==> inputs of wip/fjord <==
// DSP
module DSP(A,B,C,D,CARRYIN,M,P,CARRYOUT,CARRYOUTF,CLK,OPMODE,
CEA,CEB,CEC,CED,CECARRYIN,CEM,CEP,CEOPMODE,
RSTA,RSTB,RSTC,RSTD,RSTCARRYIN,RSTM,RSTP,RSTOPMODE,
BCOUT,PCIN,PCOUT);
input[17:0] A, B, D;
input[47:0] C,PCIN;
input[7:0] OPMODE;
input CARRYIN,CLK,CEA,CEB,CEC,CECARRYIN,CED,CEM,CEP,CEOPMODE;
input RSTA,RSTB,RSTC,RSTD,RSTCARRYIN,RSTM,RSTP,RSTOPMODE;
output wire[35:0] M;
output wire[47:0] P,PCOUT;
output wire[17:0] BCOUT;
output CARRYOUT,CARRYOUTF;
parameter A0REG=0;	 
parameter A1REG=1; 
parameter B0REG=0;
parameter B1REG=1;
parameter CREG=1;
parameter DREG=1;
parameter MREG=1;
parameter PREG=1;
parameter CARRYINREG=1;
parameter CARRYOUTREG=1;
parameter OPMODEREG=1;
parameter CARRYINSEL="OPMODE5";  
parameter B_INPUT="DIRECT";  
parameter RSTTYPE="SYNC";   
wire[7:0] OPMODE_REG;
wire[17:0] D_REG;
reg[17:0] B0_IN;
wire[17:0] B0_REG;
reg[17:0] PRE_RESULT;
wire[17:0] B1_IN;
wire[17:0] B1_REG;
wire[17:0] A0_REG;
wire[17:0] A1_REG;
wire[35:0] Product_Result;
wire[35:0] M_REG;
reg[47:0] X_OUT;
reg[47:0] Z_OUT;
wire[48:0] Post_Result;
wire[47:0] C_REG;
reg Carry_IN;  
wire CIN; 
wire Carry_Out_In;
reg_mux #(.WIDTH(18), .PIPELINE(DREG), .RESET_TYPE(RSTTYPE)) DREG_INST(.in(D), .out(D_REG), .clk(CLK), .ce(CED), .rst(RSTD));
reg_mux #(.WIDTH(18), .PIPELINE(B0REG), .RESET_TYPE(RSTTYPE)) B0REG_INST(.in(B0_IN), .out(B0_REG), .clk(CLK), .ce(CEB), .rst(RSTB));
reg_mux #(.WIDTH(18), .PIPELINE(B1REG), .RESET_TYPE(RSTTYPE)) B1REG_INST(.in(B1_IN), .out(B1_REG), .clk(CLK), .ce(CEB), .rst(RSTB));
reg_mux #(.WIDTH(18), .PIPELINE(A0REG), .RESET_TYPE(RSTTYPE)) A0REG_INST(.in(A), .out(A0_REG), .clk(CLK), .ce(CEA), .rst(RSTA));
reg_mux #(.WIDTH(18), .PIPELINE(A1REG), .RESET_TYPE(RSTTYPE)) A1REG_INST(.in(A0_REG), .out(A1_REG), .clk(CLK), .ce(CEA), .rst(RSTA));
reg_mux #(.WIDTH(48), .PIPELINE(CREG), .RESET_TYPE(RSTTYPE)) CREG_INST(.in(C), .out(C_REG), .clk(CLK), .ce(CEC), .rst(RSTC));
reg_mux #(.WIDTH(36), .PIPELINE(MREG), .RESET_TYPE(RSTTYPE)) MREG_INST(.in(Product_Result), .out(M_REG), .clk(CLK), .ce(CEM), .rst(RSTM));
reg_mux #(.WIDTH(1), .PIPELINE(CARRYINREG), .RESET_TYPE(RSTTYPE)) CYIREG_INST(.in(Carry_IN), .out(CIN), .clk(CLK), .ce(CECARRYIN), .rst(RSTCARRYIN));
  ...
clock: 8.0 ns
lec_check: 0
abc_area: 1
cap_margin: 20
core_aspect_ratio: 0.5
core_margin: 2
core_utilization: 59
cts_cluster_diameter: 381
cts_cluster_size: 95
max_routing_layer: met4
setup_slack_margin: -0.74
slew_margin: 20
run.sh (not shown) runs the stock make flow with config.mk's settings and CLKGATE_MAP_FILE=.
==> wip/willow (differences from wip/fjord) <==
- CORE_ASPECT_RATIO: 0.5 -> unset
- CORE_UTILIZATION: 59 -> 60
- CTS_CLUSTER_DIAMETER: 381 -> unset
- CTS_CLUSTER_SIZE: 95 -> 98
- MAX_ROUTING_LAYER: met4 -> unset
- PLACE_DENSITY: unset -> 0.37
- SETUP_SLACK_MARGIN: -0.74 -> unset
==> flow/constraint.sdc (replaced) <==
create_clock -name core_clock -period 4.66 [get_ports {CLK}]
set_input_delay 0.9320 -clock core_clock [delete_from_list [all_inputs] [get_ports {CLK}]]
set_output_delay 0.9320 -clock core_clock [all_outputs]
set_load 0.01 [all_outputs]
==> wip/umber (differences from wip/fjord) <==
- ABC_AREA: 1 -> unset
- CORE_ASPECT_RATIO: 0.5 -> unset
- CORE_UTILIZATION: 59 -> 63
- CTS_CLUSTER_DIAMETER: 381 -> 42
- CTS_CLUSTER_SIZE: 95 -> 61
- PLACE_DENSITY: unset -> 0.6
- SETUP_SLACK_MARGIN: -0.74 -> unset
==> flow/constraint.sdc (replaced) <==
create_clock -name core_clock -period 5.3 [get_ports {CLK}]
set_input_delay 1.0600 -clock core_clock [delete_from_list [all_inputs] [get_ports {CLK}]]
set_output_delay 1.0600 -clock core_clock [all_outputs]
set_load 0.01 [all_outputs]
==> wip/onyx (differences from wip/fjord) <==
- CORE_UTILIZATION: 59 -> 40
- CTS_CLUSTER_SIZE: 95 -> 44
- PLACE_DENSITY_LB_ADDON: unset -> 0.0
- SETUP_SLACK_MARGIN: -0.74 -> 0.64
==> flow_summary.toml <==
# yosys + openroad results
[finish]
layout.cells.non_filler = 5846
comb_area_share_pct = 61.9

[sta]
whs_ps = 466
slew_headroom_pct = 17.6
max_freq_mhz = 151
tightest_slew_ps = 1230

[power_and_ir_drop]
p_clk_share_pct = 19.9
power_leakage_nw = 19.3
power_frac_seq_pct = 25.1

[synth]
top_area_cell = "nand2_1"
syn_nets = 5675

[placement]
postPlaceCellArea_um2 = 34100
post-place-ws_ps = 1480
place_inst = 5810

[clock_network]
cts_setup_buffers = 0

[worst_setup_path]
cp_max_fo = 21

[status]
status = "timing/DRC/antenna clean"
The numbers above come from wip/fjord.

==> flow_summary.toml <==
# yosys + openroad results
[synth]
top_area_cell = "nand2_1"
syn_nets = 5675

[placement]
postPlaceCellArea_um2 = 36200
post-place-ws_ps = -864

[sta]
whs_ps = 465
setup_viol = 27
max_freq_mhz = 182
fin_ws_ps = -832
tightest_slew_ps = 1150
slew_headroom_pct = 23.5

[status]
so_faults = "setup timing"
status = "failed layout checks"

[clock_network]
cts_setup_buffers = 17

[finish]
comb_area_share_pct = 59.5
layout.cells.non_filler = 6061

[power_and_ir_drop]
power_leakage_nw = 20.7
power_frac_seq_pct = 22.6
The numbers above come from wip/willow.

==> flow_summary.toml <==
# yosys + openroad results
[status]
status = "timing/DRC/antenna clean"

[sta]
whs_ps = 465
slew_headroom_pct = 21.8

[placement]
place_inst = 6152

[clock_network]
cts_setup_buffers = 0

[synth]
top_area_cell = "nand2_1"

[power_and_ir_drop]
power_frac_seq_pct = 25.3

[worst_setup_path]
cp_max_fo = 11
The numbers above come from wip/onyx.

==> flow_summary.toml <==
# yosys + openroad results
[synth]
top_area_cell = "fa_1"

[clock_network]
cts_setup_buffers = 50

[sta]
setup_viol = 22
fin_ws_ps = -1190

[placement]
postPlaceCellArea_um2 = 32300
post-place-ws_ps = -1020

[power_and_ir_drop]
p_clk_share_pct = 18.9
power_frac_seq_pct = 24.0
power_leakage_nw = 16.4

[status]
so_faults = "setup timing"
status = "failed layout checks"
The numbers above come from wip/umber.


========
==> run M: inputs <==
==> flow/design.v <==
module reg_mux(in,out,clk,ce,rst);
parameter WIDTH=18;
parameter PIPELINE=0; 
parameter RESET_TYPE="SYNC";  
input[WIDTH-1:0] in;
input clk,ce,rst;
output reg[WIDTH-1:0] out;
generate
	if(PIPELINE && RESET_TYPE=="SYNC") begin
		always @(posedge clk) begin
			if(rst) begin
				out<=0;
			end
			else if(ce) begin
				out<=in;
			end
		end
	end
endgenerate
generate
	if(PIPELINE && RESET_TYPE=="ASYNC") begin
		always @(posedge clk or posedge rst) begin
			if (rst) begin
				out<=0;
			end
			else if (ce) begin
				out<=in;
			end
		end
	end
endgenerate
generate
	if(PIPELINE==0) begin
		always @(*) begin
			out=in;
		end
	end
endgenerate
endmodule
module DSP(A,B,C,D,CARRYIN,M,P,CARRYOUT,CARRYOUTF,CLK,OPMODE,
CEA,CEB,CEC,CED,CECARRYIN,CEM,CEP,CEOPMODE,
RSTA,RSTB,RSTC,RSTD,RSTCARRYIN,RSTM,RSTP,RSTOPMODE,
BCOUT,PCIN,PCOUT);
input[17:0] A, B, D;
input[47:0] C,PCIN;
input[7:0] OPMODE;
input CARRYIN,CLK,CEA,CEB,CEC,CECARRYIN,CED,CEM,CEP,CEOPMODE;
input RSTA,RSTB,RSTC,RSTD,RSTCARRYIN,RSTM,RSTP,RSTOPMODE;
output wire[35:0] M;
output wire[47:0] P,PCOUT;
output wire[17:0] BCOUT;
output CARRYOUT,CARRYOUTF;
parameter A0REG=0;	 
parameter A1REG=1; 
parameter B0REG=0;
parameter B1REG=1;
parameter CREG=1;
parameter DREG=1;
parameter MREG=1;
parameter PREG=1;
parameter CARRYINREG=1;
parameter CARRYOUTREG=1;
parameter OPMODEREG=1;
parameter CARRYINSEL="OPMODE5";  
parameter B_INPUT="DIRECT";  
parameter RSTTYPE="SYNC";   
wire[7:0] OPMODE_REG;
wire[17:0] D_REG;
reg[17:0] B0_IN;
wire[17:0] B0_REG;
reg[17:0] PRE_RESULT;
wire[17:0] B1_IN;
wire[17:0] B1_REG;
wire[17:0] A0_REG;
wire[17:0] A1_REG;
wire[35:0] Product_Result;
wire[35:0] M_REG;
reg[47:0] X_OUT;
reg[47:0] Z_OUT;
wire[48:0] Post_Result;
wire[47:0] C_REG;
reg Carry_IN;  
wire CIN; 
wire Carry_Out_In;
reg_mux #(.WIDTH(18), .PIPELINE(DREG), .RESET_TYPE(RSTTYPE)) DREG_INST(.in(D), .out(D_REG), .clk(CLK), .ce(CED), .rst(RSTD));
reg_mux #(.WIDTH(18), .PIPELINE(B0REG), .RESET_TYPE(RSTTYPE)) B0REG_INST(.in(B0_IN), .out(B0_REG), .clk(CLK), .ce(CEB), .rst(RSTB));
reg_mux #(.WIDTH(18), .PIPELINE(B1REG), .RESET_TYPE(RSTTYPE)) B1REG_INST(.in(B1_IN), .out(B1_REG), .clk(CLK), .ce(CEB), .rst(RSTB));
reg_mux #(.WIDTH(18), .PIPELINE(A0REG), .RESET_TYPE(RSTTYPE)) A0REG_INST(.in(A), .out(A0_REG), .clk(CLK), .ce(CEA), .rst(RSTA));
reg_mux #(.WIDTH(18), .PIPELINE(A1REG), .RESET_TYPE(RSTTYPE)) A1REG_INST(.in(A0_REG), .out(A1_REG), .clk(CLK), .ce(CEA), .rst(RSTA));
reg_mux #(.WIDTH(48), .PIPELINE(CREG), .RESET_TYPE(RSTTYPE)) CREG_INST(.in(C), .out(C_REG), .clk(CLK), .ce(CEC), .rst(RSTC));
reg_mux #(.WIDTH(36), .PIPELINE(MREG), .RESET_TYPE(RSTTYPE)) MREG_INST(.in(Product_Result), .out(M_REG), .clk(CLK), .ce(CEM), .rst(RSTM));
reg_mux #(.WIDTH(1), .PIPELINE(CARRYINREG), .RESET_TYPE(RSTTYPE)) CYIREG_INST(.in(Carry_IN), .out(CIN), .clk(CLK), .ce(CECARRYIN), .rst(RSTCARRYIN));
reg_mux #(.WIDTH(8), .PIPELINE(OPMODEREG), .RESET_TYPE(RSTTYPE)) OPMODEREG_INST(.in(OPMODE), .out(OPMODE_REG), .clk(CLK), .ce(CEOPMODE), .rst(RSTOPMODE));
reg_mux #(.WIDTH(1), .PIPELINE(CARRYOUTREG), .RESET_TYPE(RSTTYPE)) CYOREG_INST(.in(Carry_Out_In), .out(CARRYOUT), .clk(CLK), .ce(CECARRYIN), .rst(RSTCARRYIN));
reg_mux #(.WIDTH(48), .PIPELINE(PREG), .RESET_TYPE(RSTTYPE)) PREG_INST(.in(Post_Result), .out(P), .clk(CLK), .ce(CEP), .rst(RSTP));
always @(*) begin
	case(B_INPUT)
		"DIRECT": B0_IN=B;
		"CASCADE": B0_IN=BCOUT;
		default: B0_IN=0;
	endcase
end
always @(*) begin
	if(OPMODE_REG[6])
		PRE_RESULT= D_REG - B0_REG;	
	else
		PRE_RESULT= D_REG + B0_REG;
end
assign B1_IN=(OPMODE_REG[4])? PRE_RESULT: B0_REG;
assign Product_Result=B1_REG * A1_REG;
assign M=M_REG;
always @(*) begin
	case(CARRYINSEL)
		"CARRYIN": Carry_IN=CARRYIN;
		"OPMODE5": Carry_IN=OPMODE_REG[5];
		default: Carry_IN=0;
	endcase
end
always @(*) begin
	case({ OPMODE_REG[3], OPMODE_REG[2]})
		0: Z_OUT=0;
		1: Z_OUT=PCIN;
		2: Z_OUT=P;
		3: Z_OUT=C_REG;
	endcase
end
always @(*) begin
	case( {OPMODE_REG[1], OPMODE_REG[0]})
		0: X_OUT=0;
		1: X_OUT={ {13{M_REG[35]}} , M_REG[34:0] };  
 		2: X_OUT=P;
		3: X_OUT={D_REG[11:0], A1_REG, B1_REG};    
	endcase
end
assign Post_Result= ( OPMODE_REG[7] )? (Z_OUT-(X_OUT+CIN)) : (Z_OUT+X_OUT+CIN) ;
assign Carry_Out_In=Post_Result[48];
assign BCOUT= B1_REG;
assign CARRYOUTF= CARRYOUT;
assign PCOUT=P;
endmodule
==> flow/run.sh <==
#!/bin/bash
# the make line also repeats each setting of config.mk as NAME=value (left out here)
make -C /OpenROAD-flow-scripts/flow DESIGN_CONFIG=/design/flow/config.mk WORK_HOME=/design/flow/orfs CLKGATE_MAP_FILE= finish
==> flow/config.mk <==
export PLATFORM = sky130hd
export DESIGN_NAME = DSP
export DESIGN_NICKNAME = DSP
export VERILOG_FILES = /design/flow/design.v
export SDC_FILE = /design/flow/constraint.sdc
export NUM_CORES = 4
export LEC_CHECK = 0
export ABC_AREA = 1
export CAP_MARGIN = 20
export CORE_ASPECT_RATIO = 0.87
export CORE_MARGIN = 10
export CORE_UTILIZATION = 23
export CTS_CLUSTER_DIAMETER = 176
export CTS_CLUSTER_SIZE = 100
export GPL_ROUTABILITY_DRIVEN = 1
export GPL_TIMING_DRIVEN = 0
export MAX_ROUTING_LAYER = met5
export MIN_ROUTING_LAYER = met1
export PLACE_DENSITY_LB_ADDON = 0.29
export SETUP_SLACK_MARGIN = -0.48
export SLEW_MARGIN = 10
export TNS_END_PERCENT = 70
==> flow/constraint.sdc <==
create_clock -name core_clock -period 5.04 [get_ports {CLK}]
set_input_delay 1.0080 -clock core_clock [delete_from_list [all_inputs] [get_ports {CLK}]]
set_output_delay 1.0080 -clock core_clock [all_outputs]
set_load 0.01 [all_outputs]
==> run A (differences from run M) <==
==> flow/config.mk (replaced) <==
export PLATFORM = sky130hd
export DESIGN_NAME = DSP
export DESIGN_NICKNAME = DSP
export VERILOG_FILES = /design/flow/design.v
export SDC_FILE = /design/flow/constraint.sdc
export NUM_CORES = 4
export LEC_CHECK = 0
export CAP_MARGIN = 5
export CORE_MARGIN = 2
export CORE_UTILIZATION = 70
export CTS_CLUSTER_SIZE = 90
export MAX_ROUTING_LAYER = met4
export SETUP_SLACK_MARGIN = 0.04
export SLEW_MARGIN = 20
==> flow/constraint.sdc (replaced) <==
create_clock -name core_clock -period 5.82 [get_ports {CLK}]
set_input_delay 1.1640 -clock core_clock [delete_from_list [all_inputs] [get_ports {CLK}]]
set_output_delay 1.1640 -clock core_clock [all_outputs]
set_load 0.01 [all_outputs]
==> run F (differences from run M) <==
==> flow/config.mk (replaced) <==
export PLATFORM = sky130hd
export DESIGN_NAME = DSP
export DESIGN_NICKNAME = DSP
export VERILOG_FILES = /design/flow/design.v
export SDC_FILE = /design/flow/constraint.sdc
export NUM_CORES = 4
export LEC_CHECK = 0
export ABC_AREA = 1
export CAP_MARGIN = 20
export CORE_ASPECT_RATIO = 0.5
export CORE_MARGIN = 2
export CORE_UTILIZATION = 70
export CTS_CLUSTER_DIAMETER = 381
export CTS_CLUSTER_SIZE = 44
export MAX_ROUTING_LAYER = met4
export SETUP_SLACK_MARGIN = 0.69
export SLEW_MARGIN = 20
==> flow/constraint.sdc (replaced) <==
create_clock -name core_clock -period 8.0 [get_ports {CLK}]
set_input_delay 1.6000 -clock core_clock [delete_from_list [all_inputs] [get_ports {CLK}]]
set_output_delay 1.6000 -clock core_clock [all_outputs]
set_load 0.01 [all_outputs]
==> run P (differences from run M) <==
==> flow/config.mk (replaced) <==
export PLATFORM = sky130hd
export DESIGN_NAME = DSP
export DESIGN_NICKNAME = DSP
export VERILOG_FILES = /design/flow/design.v
export SDC_FILE = /design/flow/constraint.sdc
export NUM_CORES = 4
export LEC_CHECK = 0
export ABC_AREA = 1
export CAP_MARGIN = 15
export CORE_ASPECT_RATIO = 1.2
export CORE_MARGIN = 7
export CORE_UTILIZATION = 55
export CTS_CLUSTER_DIAMETER = 228
export CTS_CLUSTER_SIZE = 94
export GPL_ROUTABILITY_DRIVEN = 0
export MAX_ROUTING_LAYER = met5
export PLACE_DENSITY_LB_ADDON = 0.29
export SLEW_MARGIN = 20
export TNS_END_PERCENT = 15
==> flow/constraint.sdc (replaced) <==
create_clock -name core_clock -period 7.37 [get_ports {CLK}]
set_input_delay 1.4740 -clock core_clock [delete_from_list [all_inputs] [get_ports {CLK}]]
set_output_delay 1.4740 -clock core_clock [all_outputs]
set_load 0.01 [all_outputs]
==> GITHUB_STEP_SUMMARY <==
## Implementation flow summary

| Metric | Value |
|---|---|
| Switching share of power | 0.5070 |
| Register area | 3976 um^2 |
| Least setup slack across all paths after layout | -393.2 ps |
| Yosys cell types | 45 |
| Outcome | complete, but fails checks |
| Layout Check Fails | negative setup slack |
| Routed len/inst | 22.45 um |
| Combined buffer and inverter count along the critical path | 5 |
| Clock-net power | 1.55 mW |
| Relative slew margins | 0.2133 |
| Fraction of power consumed by the clock network | 0.190 |
| Area of the placeable core | 133300 um^2 |
| Total of endpoints with negative setup slack in the final report | 37 |
| Maximum clock frequency | 184.1 MHz |
| Cell resize tally after clock tree synthesis | 203 |
| Clock Skews | 20.96 ps |
| Count of filler cells inserted in the layout | 15060 |
| Fraction of met1 tracks used by global routing | 0.3152 |
| Worst slack at placement | -2250 ps |
| Share of power burned in combinational logic | 0.580 |
| Critical setup path kind | register to register |
The numbers above come from run M.

==> GITHUB_STEP_SUMMARY <==
### Metrics collected by this job

| Metric | Value |
|---|---|
| Error that halted the flow | [ERROR GRT-0232] Routing congestion too high. Check the congestion heatmap in the GUI. |
| Outcome | aborted with a tool error |
| Worst slack at placement | -570.5 ps |
| Total grt overflow | 249 |
| Area fraction in compound gates | 0.1568 |
| Area of the placeable core | 38740 um^2 |
| Yosys cell types | 80 |
| Die Y-Extent | 202.5 um |
| Top Usage Layer GRT | met2 |
| Fraction of met1 tracks used by global routing | 0.7449 |
| Failed at | global routing |
The numbers above come from run A.

==> GITHUB_STEP_SUMMARY <==
## Implementation flow summary

| Metric | Value |
|---|---|
| Outcome | complete, no violations |
| Worst slack at placement | 1243 ps |
| Cell resize tally after clock tree synthesis | 0 |
| Fraction of met1 tracks used by global routing | 0.4050 |
| Yosys cell types | 45 |
| Routed len/inst | 19.57 um |
| Clock Skews | 27.57 ps |
| Least setup slack across all paths after layout | 1136 ps |
| Register area | 3925 um^2 |
| Maximum clock frequency | 160.4 MHz |
| Critical setup path kind | register to register |
| Fraction of power consumed by the clock network | 0.203 |
| Clock-net power | 1.02 mW |
| Combined buffer and inverter count along the critical path | 6 |
| Count of filler cells inserted in the layout | 5201 |
| Relative slew margins | 0.2954 |
The numbers above come from run P.

==> GITHUB_STEP_SUMMARY <==
## Implementation flow summary

| Metric | Value |
|---|---|
| Clock-net power | 0.937 mW |
| Critical setup path kind | register to register |
| Combined buffer and inverter count along the critical path | 5 |
| Count of filler cells inserted in the layout | 3172 |
| Area of the placeable core | 43510 um^2 |
| Maximum clock frequency | 146.3 MHz |
| Clock Skews | 18.93 ps |
| Least setup slack across all paths after layout | 1167 ps |
| Total of endpoints with negative setup slack in the final report | 0 |
| Fraction of power consumed by the clock network | 0.198 |
| Worst slack at placement | 1626 ps |
| Register area | 3928 um^2 |
| Switching share of power | 0.4954 |
| Cell total in the yosys stat output | 4971 |
| Area share of and/or/nand/nor cells after synthesis | 0.2690 |
| Yosys cell types | 45 |
| Relative slew margins | 0.1140 |
| Share of power burned in combinational logic | 0.545 |
| Outcome | complete, no violations |
| Cell resize tally after clock tree synthesis | 0 |
| Slack of the worst reg-to-reg path | 1170 ps |
The numbers above come from run F.

Power and IR drop assume default switching activity.
